// cpu_pl
module  cpu_pl (
  input clk,
  input rst,
  output [7:0] imem_addr,
  input [31:0] imem_data,
  output [7:0] mem_req_addr,
  output mem_req_rw,
  output mem_req_valid,
  output [127:0] mem_data_write,
  input [127:0] mem_data_read,
  input mem_ready,
  output [7:0] io_addr,
  output [31:0] io_dout,
  output io_we,
  input [31:0] io_din
);
For scale: roughly 9700 cells after synthesis, about 380 I/O pins, about 0.12 mm2 of cells after synthesis.
export LEC_CHECK = 0
export CAP_MARGIN = 20
export CORE_MARGIN = 2
export CORE_UTILIZATION = 72
export CTS_CLUSTER_DIAMETER = 363
export CTS_CLUSTER_SIZE = 98
export SETUP_SLACK_MARGIN = 1.24
export SLEW_MARGIN = 20
export TNS_END_PERCENT = 5
create_clock -name core_clock -period 5.35 [get_ports {clk}]
run.sh (not shown) runs the stock make flow with config.mk's settings and CLKGATE_MAP_FILE=.
The baseline ended with an error in global routing with GRT-0116.
Next try:
- CORE_UTILIZATION: 72 -> 40
- CTS_CLUSTER_DIAMETER: 363 -> unset
- CTS_CLUSTER_SIZE: 98 -> unset
- GPL_TIMING_DRIVEN: unset -> 0
- HOLD_SLACK_MARGIN: unset -> 0.24
- SETUP_SLACK_MARGIN: 1.24 -> unset
- clock period: 5.35 -> 9.5 ns (I/O delays scaled with it)
Effect: The changed run finished with negative setup slack left. Synthesized area stays the same. Die size came out higher by about 80%. Synthesized cell count stays the same.
Next try:
- CELL_PAD_IN_SITES_DETAIL_PLACEMENT: unset -> 0
- CORE_UTILIZATION: 40 -> 15
- CTS_CLUSTER_DIAMETER: unset -> 390
- GPL_ROUTABILITY_DRIVEN: unset -> 0
- GPL_TIMING_DRIVEN: 0 -> 1
- MAX_ROUTING_LAYER: unset -> met5
- SETUP_SLACK_MARGIN: unset -> 2.72
Outcome:
- This time the run finished with timing, DRC and antenna clean
- hold slack gets worse by 3.7 ps
- design area rises by 3.5%
- total power decreases by 5.7%
- fmax climbs by 25%
- die size grows to 2.7 times its value
- clock power goes down by about 9%
- critical path depth climbs by 4
- area after synthesis stays the same
- wire length fell by 15%
Next try:
- CELL_PAD_IN_SITES_DETAIL_PLACEMENT: 0 -> unset
- CORE_UTILIZATION: 15 -> 72
- CTS_CLUSTER_DIAMETER: 390 -> 363
- CTS_CLUSTER_SIZE: unset -> 99
- GPL_ROUTABILITY_DRIVEN: 0 -> unset
- GPL_TIMING_DRIVEN: 1 -> unset
- HOLD_SLACK_MARGIN: 0.24 -> unset
- MAX_ROUTING_LAYER: met5 -> unset
- PLACE_DENSITY_LB_ADDON: unset -> 0.02
- SETUP_SLACK_MARGIN: 2.72 -> unset
- clock period: 9.5 -> 5.18 ns (I/O delays scaled with it)
Result: The new run stopped in global routing (GRT-0116). Die size drops by 79%. Synthesized area is unchanged. Synthesized cell count does not change.


== pepper ==
cpu_pl again, from the RTL that the note above started with.
Settings: LEC_CHECK=0, CAP_MARGIN=20, CELL_PAD_IN_SITES_DETAIL_PLACEMENT=0, CORE_MARGIN=2, CORE_UTILIZATION=40, GPL_ROUTABILITY_DRIVEN=0, GPL_TIMING_DRIVEN=1, HOLD_SLACK_MARGIN=0.24, MAX_ROUTING_LAYER=met4, SETUP_SLACK_MARGIN=2.72, SLEW_MARGIN=20, TNS_END_PERCENT=5; clock period 9.5 ns.
> inputs changed (pepper -> maple)
Settings: CORE_UTILIZATION now 72, was 40; CTS_CLUSTER_DIAMETER now 254, previously not set; GPL_TIMING_DRIVEN no longer set, was 1; GPL_ROUTABILITY_DRIVEN no longer set, was 0; SETUP_SLACK_MARGIN no longer set, was 2.72; CELL_PAD_IN_SITES_DETAIL_PLACEMENT no longer set, was 0; CTS_CLUSTER_SIZE now 34, previously not set; HOLD_SLACK_MARGIN no longer set, was 0.24; MAX_ROUTING_LAYER no longer set, was met4; TNS_END_PERCENT no longer set, was 5; the clock period (ns, I/O delays scaled along) now 6.66, was 9.5.
==> comparison <==
- Core area shrinks by more than a quarter when moving from pepper to maple.
- Compared with pepper, maple degrades pre-CTS setup slack.
- As far as synthesized instance count goes, maple and pepper are indistinguishable; the numbers are identical.
- In maple, the effective utilization at floorplan came out 32 points above the value in pepper.
- Compared with pepper, in maple width of the chip saw a decrease; post-synthesis instance area flat; area after detailed placement climbed about 0.45%.
- Across pepper and maple, a clean result was obtained everywhere but in maple.
- maple did not finish: a tool error stopped it during global routing (5_1_grt).
- Against pepper, number of setup buffers added after CTS in maple fell by more than 10%.
- Between maple and pepper, H-tree depth is lower for maple, pepper comes in above that.
- Full die area (higher): pepper
- Side by side, maximum clock path buffer count turned out lower in maple than in pepper.
## Diff of input files: xenon against maple
Settings: a deleted CTS_CLUSTER_DIAMETER that had been 254; a deleted CTS_CLUSTER_SIZE that had been 34; a change of CORE_UTILIZATION from 72 to 57; a change of the clock period (ns, I/O delays scaled along) from 6.66 to 5.13.
==> comparison <==
STATUS run=xenon STAGES=ALL_DONE FINAL_CHECKS=FAILED CAUSE=negative setup slack. Maximum buffer depth of the clock tree in xenon vs maple: up 1. Comparing maple against xenon, there is no change at all in I/O pin count. Re chip area from the yosys synthesis statistics: no difference whatsoever between maple and xenon. Compared with maple, total placed cells including tap cells in xenon increased by a few percent. Diff maple -> xenon | die boundary width | up by more than 10%. Pre-CTS setup slack, maple and xenon: larger value in maple.
Power and IR drop assume default switching activity.
